==> inputs of trial 12 <==
// logarithm
module logarithm #(
	parameter n = 16,
	parameter m = 24,
	parameter k = 5 ,
	parameter p = 24
) (
	input        clk  ,  
	input        reset,  
	input        start,
	input  [0:n] x    ,
	output [1:p] y    ,
	output reg   done
);
	reg [2:0] current_state;
	reg [2:0] next_state   ;
	wire      z_gt2        ;
	wire      i_positive   ;
	reg [2:0] sel_z        ;
	reg       load_z       ;
	reg       sel_i        ;
	reg       load_i       ;
	reg       shift_y      ;
	reg  [  m+1:0] z           ;
	wire [  m+1:0] trunc_square;
	wire [  m+1:0] trunc_div   ;
	wire [  m+1:0] z_input     ;
	reg  [  k-1:0] i           ;
	wire [  k-1:0] i_input     ;
	wire [  k-1:0] i_minus_1   ;
	reg  [    1:p] yy          ;
	wire [    m:0] mult_in     ;
	wire [2*m+1:0] mult_out    ;
	assign z_input = (sel_z == 2'd00) ?  {1'b0, x, {(m-n){1'd0}}} :
	(sel_z == 2'd01) ? 	trunc_square :
	trunc_div;
	assign mult_in     = z[m:0];
	assign mult_out     = mult_in * mult_in;
	assign trunc_square = mult_out[2*m+1:m];
	assign trunc_div    = {1'd0, z[m+1:1]};
	always @(posedge clk or negedge reset) begin : proc_z
		if(~reset) begin
			z <= 0;
		end else begin
			if (load_z == 1'b1)
				z <= z_input;
		end
	end
	assign i_input = sel_i ? i_minus_1 : p;
	assign i_minus_1 = i - 1;
	wire [15:0] binary_p = p;
	always @(posedge clk or negedge reset) begin : proc_i
		if(~reset) begin
			i <= 0;
		end else begin
			if (load_i == 1'b1)
				i <= i_input;
		end
	end
	always @(posedge clk or negedge reset) begin : proc_yy
		if(~reset) begin
			yy <= 0;
		end else begin
			if (shift_y == 1'b1)
				yy <= {yy[2:p], z[m+1]};
		end
	end
	always @(posedge clk or negedge reset) begin : proc_current_state
		if(~reset) begin
			current_state <= 0;
		end else begin
			current_state <= next_state;
		end
	end
	assign i_positive = i ? 1 : 0;
	assign z_gt2 = z[m+1];
	assign y = yy;
	always @(*) begin
		next_state = current_state;
		case (current_state)
			3'd0 : begin
				if (~start)
					next_state = 3'd1;
			end
			3'd1 : begin
				if (start)
					next_state = 3'd2;
			end
			3'd2 : begin
				next_state = 3'd3;
			end
			3'd3 : begin
				next_state = 3'd4;
			end
			3'd4 : begin
				if (z_gt2)
  ...
Settings: LEC_CHECK=0, CAP_MARGIN=0, CORE_MARGIN=2, CORE_UTILIZATION=72, CTS_CLUSTER_DIAMETER=29, CTS_CLUSTER_SIZE=72, PLACE_DENSITY_LB_ADDON=0.0, SETUP_SLACK_MARGIN=1.9, SLEW_MARGIN=20, TNS_END_PERCENT=40; clock period 7.75 ns.
run.sh (not shown) runs the stock make flow with config.mk's settings and CLKGATE_MAP_FILE=.
==> inputs of build 6, as changes to trial 12 <==
CAP_MARGIN = 40   (was 0)
CTS_CLUSTER_DIAMETER = unset   (was 29)
CTS_CLUSTER_SIZE = unset   (was 72)
SETUP_SLACK_MARGIN = unset   (was 1.9)
TNS_END_PERCENT = unset   (was 40)
==> flow/constraint.sdc (replaced) <==
create_clock -name core_clock -period 6.93 [get_ports {clk}]
set_input_delay 1.3860 -clock core_clock [delete_from_list [all_inputs] [get_ports {clk}]]
set_output_delay 1.3860 -clock core_clock [all_outputs]
set_load 0.01 [all_outputs]
==> inputs of build 65, as changes to trial 12 <==
CAP_MARGIN = 20   (was 0)
CORE_UTILIZATION = 40   (was 72)
CTS_CLUSTER_DIAMETER = unset   (was 29)
CTS_CLUSTER_SIZE = unset   (was 72)
PLACE_DENSITY_LB_ADDON = unset   (was 0.0)
SETUP_SLACK_MARGIN = unset   (was 1.9)
TNS_END_PERCENT = unset   (was 40)
==> flow/constraint.sdc (replaced) <==
create_clock -name core_clock -period 8.17 [get_ports {clk}]
set_input_delay 1.6340 -clock core_clock [delete_from_list [all_inputs] [get_ports {clk}]]
set_output_delay 1.6340 -clock core_clock [all_outputs]
set_load 0.01 [all_outputs]
==> inputs of trial 79, as changes to trial 12 <==
CAP_MARGIN = 20   (was 0)
CTS_CLUSTER_DIAMETER = unset   (was 29)
CTS_CLUSTER_SIZE = 82   (was 72)
SETUP_SLACK_MARGIN = 2.26   (was 1.9)
TNS_END_PERCENT = 70   (was 40)
==> flow/constraint.sdc (replaced) <==
create_clock -name core_clock -period 7.71 [get_ports {clk}]
set_input_delay 1.5420 -clock core_clock [delete_from_list [all_inputs] [get_ports {clk}]]
set_output_delay 1.5420 -clock core_clock [all_outputs]
set_load 0.01 [all_outputs]
==> summary of the runs <==
- Build 65 completed with no timing, DRC or antenna violations. Trial 79 completed with no timing, DRC or antenna violations. Build 6 ran to the end with violations: setup timing. Trial 12 passed the timing, design-rule and antenna checks.
- Of build 65 and trial 79, build 65 has the higher count of clock-buffer cells in the layout (gap 1).
- First-iteration DRC count: build 6 > trial 79 > trial 12 > build 65.
- Of build 65 and build 6, build 65 has the higher die size (gap 78%, measured against build 6).
- Global-route usage: build 65 < trial 79 < trial 12 < build 6.
- Between trial 12 and trial 79, the lower final area is in trial 12 (gap 3.3%, measured against trial 79).
- Synthesized cell count is the same in trial 79 and build 65.
- Non-clock buffer count: build 65 < trial 12 < trial 79 < build 6.

==> run A <==
Starting RTL as in the previous note.
clock: 6.97 ns
lec_check: 0
cap_margin: 0
core_margin: 2
core_utilization: 72
cts_cluster_diameter: 141
cts_cluster_size: 82
gpl_routability_driven: 0
place_density_lb_addon: 0.0
setup_slack_margin: 0.66
slew_margin: 20
tns_end_percent: 70
==> run X (differences from run A) <==
==> flow/config.mk (replaced) <==
export PLATFORM = sky130hd
export DESIGN_NAME = logarithm
export DESIGN_NICKNAME = logarithm
export VERILOG_FILES = /design/flow/design.v
export SDC_FILE = /design/flow/constraint.sdc
export NUM_CORES = 4
export LEC_CHECK = 0
export ABC_AREA = 1
export CAP_MARGIN = 20
export CORE_MARGIN = 2
export CORE_UTILIZATION = 45
export CTS_CLUSTER_DIAMETER = 160
export CTS_CLUSTER_SIZE = 100
export SLEW_MARGIN = 20
==> flow/constraint.sdc (replaced) <==
create_clock -name core_clock -period 9.0 [get_ports {clk}]
set_input_delay 1.8000 -clock core_clock [delete_from_list [all_inputs] [get_ports {clk}]]
set_output_delay 1.8000 -clock core_clock [all_outputs]
set_load 0.01 [all_outputs]
==> run K (differences from run A) <==
==> flow/config.mk (replaced) <==
export PLATFORM = sky130hd
export DESIGN_NAME = logarithm
export DESIGN_NICKNAME = logarithm
export VERILOG_FILES = /design/flow/design.v
export SDC_FILE = /design/flow/constraint.sdc
export NUM_CORES = 4
export LEC_CHECK = 0
export CAP_MARGIN = 20
export CORE_MARGIN = 2
export CORE_UTILIZATION = 71
export CTS_CLUSTER_DIAMETER = 44
export CTS_CLUSTER_SIZE = 31
export PLACE_DENSITY = 0.65
export SLEW_MARGIN = 20
==> flow/constraint.sdc (replaced) <==
create_clock -name core_clock -period 8.37 [get_ports {clk}]
set_input_delay 1.6740 -clock core_clock [delete_from_list [all_inputs] [get_ports {clk}]]
set_output_delay 1.6740 -clock core_clock [all_outputs]
set_load 0.01 [all_outputs]
==> qor summary <==
metric	run X	run K	run A
Outcome	timing/DRC/antenna clean	timing/DRC/antenna clean	failed layout checks
Violated checks	-	-	negative setup slack
Final worst path period need	7.21 ns	7.93 ns	7.05 ns
Yosys synthesis chip area	21700 sq um	20100 sq um	20100 sq um
Final RePlAce weighted congestion	0.981	0.984	-
Worst hold endpoint	i[4]$_DFFE_PN0P_	current_state[2]$_DFF_PN0_	current_state[2]$_DFF_PN0_
Core Region	47600 sq um	27900 sq um	27600 sq um
Met3 routed WL	3200 microns	4650 microns	6230 microns
Global-route wire length before repair	96100 microns	82500 microns	92300 microns
Logic share of the area	70.4%	73.8%	69.3%
Seq/Total Area, Yosys	7.16%	7.71%	7.71%
Total number of vias	16800	14500	16100
Number of inverters outside the clock class in the layout	949	677	677
Number of cells on the critical path	24	21	24
Clock latency on the worst-skew pair	0.35 ns	0.34 ns	0.34 ns
Top area contributor share	42.9%	46.2%	46.2%
Highest-delay cell along the critical path	dfrtp_1	dfrtp_1	fa_1
Count of clock buffers in the final design	10	9	9
Placement-stage cell area	22800 sq um	21100 sq um	22300 sq um
Via density	4.94	5.63	5.85
Post-route clock skew	0.0183 ns	0.00775 ns	0.00629 ns
X dimension of the die	224 microns	172 microns	171 microns
Post-CTS setup repair buffer count	0	0	40

==> willow <==
==> flow/design.v <==
module logarithm #(
	parameter n = 16,
	parameter m = 24,
	parameter k = 5 ,
	parameter p = 24
) (
	input        clk  ,  
	input        reset,  
	input        start,
	input  [0:n] x    ,
	output [1:p] y    ,
	output reg   done
);
	reg [2:0] current_state;
	reg [2:0] next_state   ;
	wire      z_gt2        ;
	wire      i_positive   ;
	reg [2:0] sel_z        ;
	reg       load_z       ;
	reg       sel_i        ;
	reg       load_i       ;
	reg       shift_y      ;
	reg  [  m+1:0] z           ;
	wire [  m+1:0] trunc_square;
	wire [  m+1:0] trunc_div   ;
	wire [  m+1:0] z_input     ;
	reg  [  k-1:0] i           ;
	wire [  k-1:0] i_input     ;
	wire [  k-1:0] i_minus_1   ;
	reg  [    1:p] yy          ;
	wire [    m:0] mult_in     ;
	wire [2*m+1:0] mult_out    ;
	assign z_input = (sel_z == 2'd00) ?  {1'b0, x, {(m-n){1'd0}}} :
	(sel_z == 2'd01) ? 	trunc_square :
	trunc_div;
	assign mult_in     = z[m:0];
	assign mult_out     = mult_in * mult_in;
	assign trunc_square = mult_out[2*m+1:m];
	assign trunc_div    = {1'd0, z[m+1:1]};
	always @(posedge clk or negedge reset) begin : proc_z
		if(~reset) begin
			z <= 0;
		end else begin
			if (load_z == 1'b1)
				z <= z_input;
		end
	end
	assign i_input = sel_i ? i_minus_1 : p;
	assign i_minus_1 = i - 1;
	wire [15:0] binary_p = p;
	always @(posedge clk or negedge reset) begin : proc_i
		if(~reset) begin
			i <= 0;
		end else begin
			if (load_i == 1'b1)
				i <= i_input;
		end
	end
	always @(posedge clk or negedge reset) begin : proc_yy
		if(~reset) begin
			yy <= 0;
		end else begin
			if (shift_y == 1'b1)
				yy <= {yy[2:p], z[m+1]};
		end
	end
	always @(posedge clk or negedge reset) begin : proc_current_state
		if(~reset) begin
			current_state <= 0;
		end else begin
			current_state <= next_state;
		end
	end
	assign i_positive = i ? 1 : 0;
	assign z_gt2 = z[m+1];
	assign y = yy;
	always @(*) begin
		next_state = current_state;
		case (current_state)
			3'd0 : begin
				if (~start)
					next_state = 3'd1;
			end
			3'd1 : begin
				if (start)
					next_state = 3'd2;
			end
			3'd2 : begin
				next_state = 3'd3;
			end
			3'd3 : begin
				next_state = 3'd4;
			end
			3'd4 : begin
				if (z_gt2)
					next_state = 3'd5;
				else
					next_state = 3'd6;
			end
			3'd5 : begin
				next_state = 3'd6;
			end
			3'd6 : begin
				if (i_positive)
					next_state = 3'd3;
				else
					next_state = 3'd0;
			end
			default : next_state = 3'd0;
		endcase
	end
	always @(*) begin
		case (current_state)
			3'd0, 3'd1: begin
				sel_z   = 2'b00;
				load_z  = 1'b0;
				sel_i   = 1'b0;
				load_i  = 1'b0;
				shift_y = 1'b0;
				done    = 1'b1;
			end
			3'd2 : begin
				sel_z   = 2'b00;
				load_z  = 1'b1;
				sel_i   = 1'b0;
				load_i  = 1'b1;
				shift_y = 1'b0;
				done    = 1'b0;
			end
			3'd3 : begin
				sel_z   = 2'b01;
				load_z  = 1'b1;
				sel_i   = 1'b1;
				load_i  = 1'b1;
				shift_y = 1'b0;
				done    = 1'b0;
			end
			3'd4 : begin
				sel_z   = 2'b00;
				load_z  = 1'b0;
				sel_i   = 1'b0;
				load_i  = 1'b0;
				shift_y = 1'b1;
				done    = 1'b0;
			end
			3'd5 : begin
				sel_z   = 2'b10;
				load_z  = 1'b1;
				sel_i   = 1'b0;
				load_i  = 1'b0;
				shift_y = 1'b0;
				done    = 1'b0;
			end
			3'd6 : begin
				sel_z   = 2'b00;
				load_z  = 1'b0;
				sel_i   = 1'b0;
				load_i  = 1'b0;
				shift_y = 1'b0;
				done    = 1'b0;
			end
			default : begin
				sel_z   = 2'b00;
				load_z  = 1'b0;
				sel_i   = 1'b0;
				load_i  = 1'b0;
				shift_y = 1'b0;
				done    = 1'b0;
			end
		endcase
	end
endmodule
==> flow/run.sh <==
#!/bin/bash
# the make line also repeats each setting of config.mk as NAME=value (left out here)
make -C /OpenROAD-flow-scripts/flow DESIGN_CONFIG=/design/flow/config.mk WORK_HOME=/design/flow/orfs CLKGATE_MAP_FILE= finish
==> flow/config.mk <==
export PLATFORM = sky130hd
export DESIGN_NAME = logarithm
export DESIGN_NICKNAME = logarithm
export VERILOG_FILES = /design/flow/design.v
export SDC_FILE = /design/flow/constraint.sdc
export NUM_CORES = 4
export LEC_CHECK = 0
export ABC_AREA = 0
export CAP_MARGIN = 20
export CELL_PAD_IN_SITES_GLOBAL_PLACEMENT = 2
export CORE_ASPECT_RATIO = 0.5
export CORE_MARGIN = 2
export CORE_UTILIZATION = 59
export CTS_CLUSTER_DIAMETER = 342
export CTS_CLUSTER_SIZE = 99
export PLACE_DENSITY_LB_ADDON = 0.3
export SETUP_SLACK_MARGIN = 2.69
export SLEW_MARGIN = 20
export TNS_END_PERCENT = 10
==> flow/constraint.sdc <==
create_clock -name core_clock -period 9.0 [get_ports {clk}]
set_input_delay 1.8000 -clock core_clock [delete_from_list [all_inputs] [get_ports {clk}]]
set_output_delay 1.8000 -clock core_clock [all_outputs]
set_load 0.01 [all_outputs]
==> violet: changes against willow <==
Settings changed: ABC_AREA 0 to not set, CELL_PAD_IN_SITES_GLOBAL_PLACEMENT 2 to not set, CORE_ASPECT_RATIO 0.5 to not set, CORE_UTILIZATION 59 to 72, CTS_CLUSTER_DIAMETER 342 to not set, CTS_CLUSTER_SIZE 99 to not set, PLACE_DENSITY_LB_ADDON 0.3 to 0.0, SETUP_SLACK_MARGIN 2.69 to not set, TNS_END_PERCENT 10 to not set.
==> flow/constraint.sdc (replaced) <==
create_clock -name core_clock -period 7.02 [get_ports {clk}]
set_input_delay 1.4040 -clock core_clock [delete_from_list [all_inputs] [get_ports {clk}]]
set_output_delay 1.4040 -clock core_clock [all_outputs]
set_load 0.01 [all_outputs]
==> cedar: changes against willow <==
Settings changed: ABC_AREA 0 to not set, CELL_PAD_IN_SITES_GLOBAL_PLACEMENT 2 to not set, CORE_ASPECT_RATIO 0.5 to not set, CORE_UTILIZATION 59 to 66, CTS_CLUSTER_DIAMETER 342 to 44, CTS_CLUSTER_SIZE 99 to not set, PLACE_DENSITY_LB_ADDON 0.3 to not set, SETUP_SLACK_MARGIN 2.69 to not set, TNS_END_PERCENT 10 to not set.
==> flow/constraint.sdc (replaced) <==
create_clock -name core_clock -period 8.37 [get_ports {clk}]
set_input_delay 1.6740 -clock core_clock [delete_from_list [all_inputs] [get_ports {clk}]]
set_output_delay 1.6740 -clock core_clock [all_outputs]
set_load 0.01 [all_outputs]
==> results.cfg <==
; flow metrics
[floorplan]
num_rows = 63
die_h_um = 179
fp.coreArea_sq_um = 29900
fp_util_pct = 67.4
die_area_sq_um = 31900

[route]
viasPerCell = 5.51

[outcome]
run_status = timing/DRC/antenna clean

[critical_path]
critPathLaunchType = flop
(the above is from cedar)
==> results.cfg <==
; generated from flow reports
[outcome]
failed_stage = global placement without I/O
run_status = aborted with a tool error
error = [ERROR FLW-0024] Place density exceeds 1.0 (current PLACE_DENSITY_LB_ADDON =  0.3). Please check if the value of  PLACE_DENSITY_LB_ADDON is between 0 and 0.99.

[floorplan]
num_rows = 47
die_h_um = 135
fp.coreArea_sq_um = 33300
fp_util_pct = 60.4
die_area_sq_um = 35700

[synthesis]
synth.distinct_cells = 66
synthCells = 2182
ys_warn_count = 1
ff_type = dfrtp_1
ys_sh_adder_pct = 57.9
simple_gate_share_pct = 10.7
(the above is from willow)
==> results.cfg <==
; flow metrics
[timing]
setup_viol = 5
layout_setup_ws_ps = -110

[floorplan]
die_h_um = 171
fp_util_pct = 72.9
die_area_sq_um = 29300
num_rows = 61

[route]
drt.antenna.violating_nets = 0

[outcome]
run_status = complete, but fails checks
so_faults = negative setup slack

[cells_and_area]
final-comb-area_sq_um = 16200

[clocking]
htreeDepth = 3

[critical_path]
critPathLaunchType = flop
(the above is from violet)
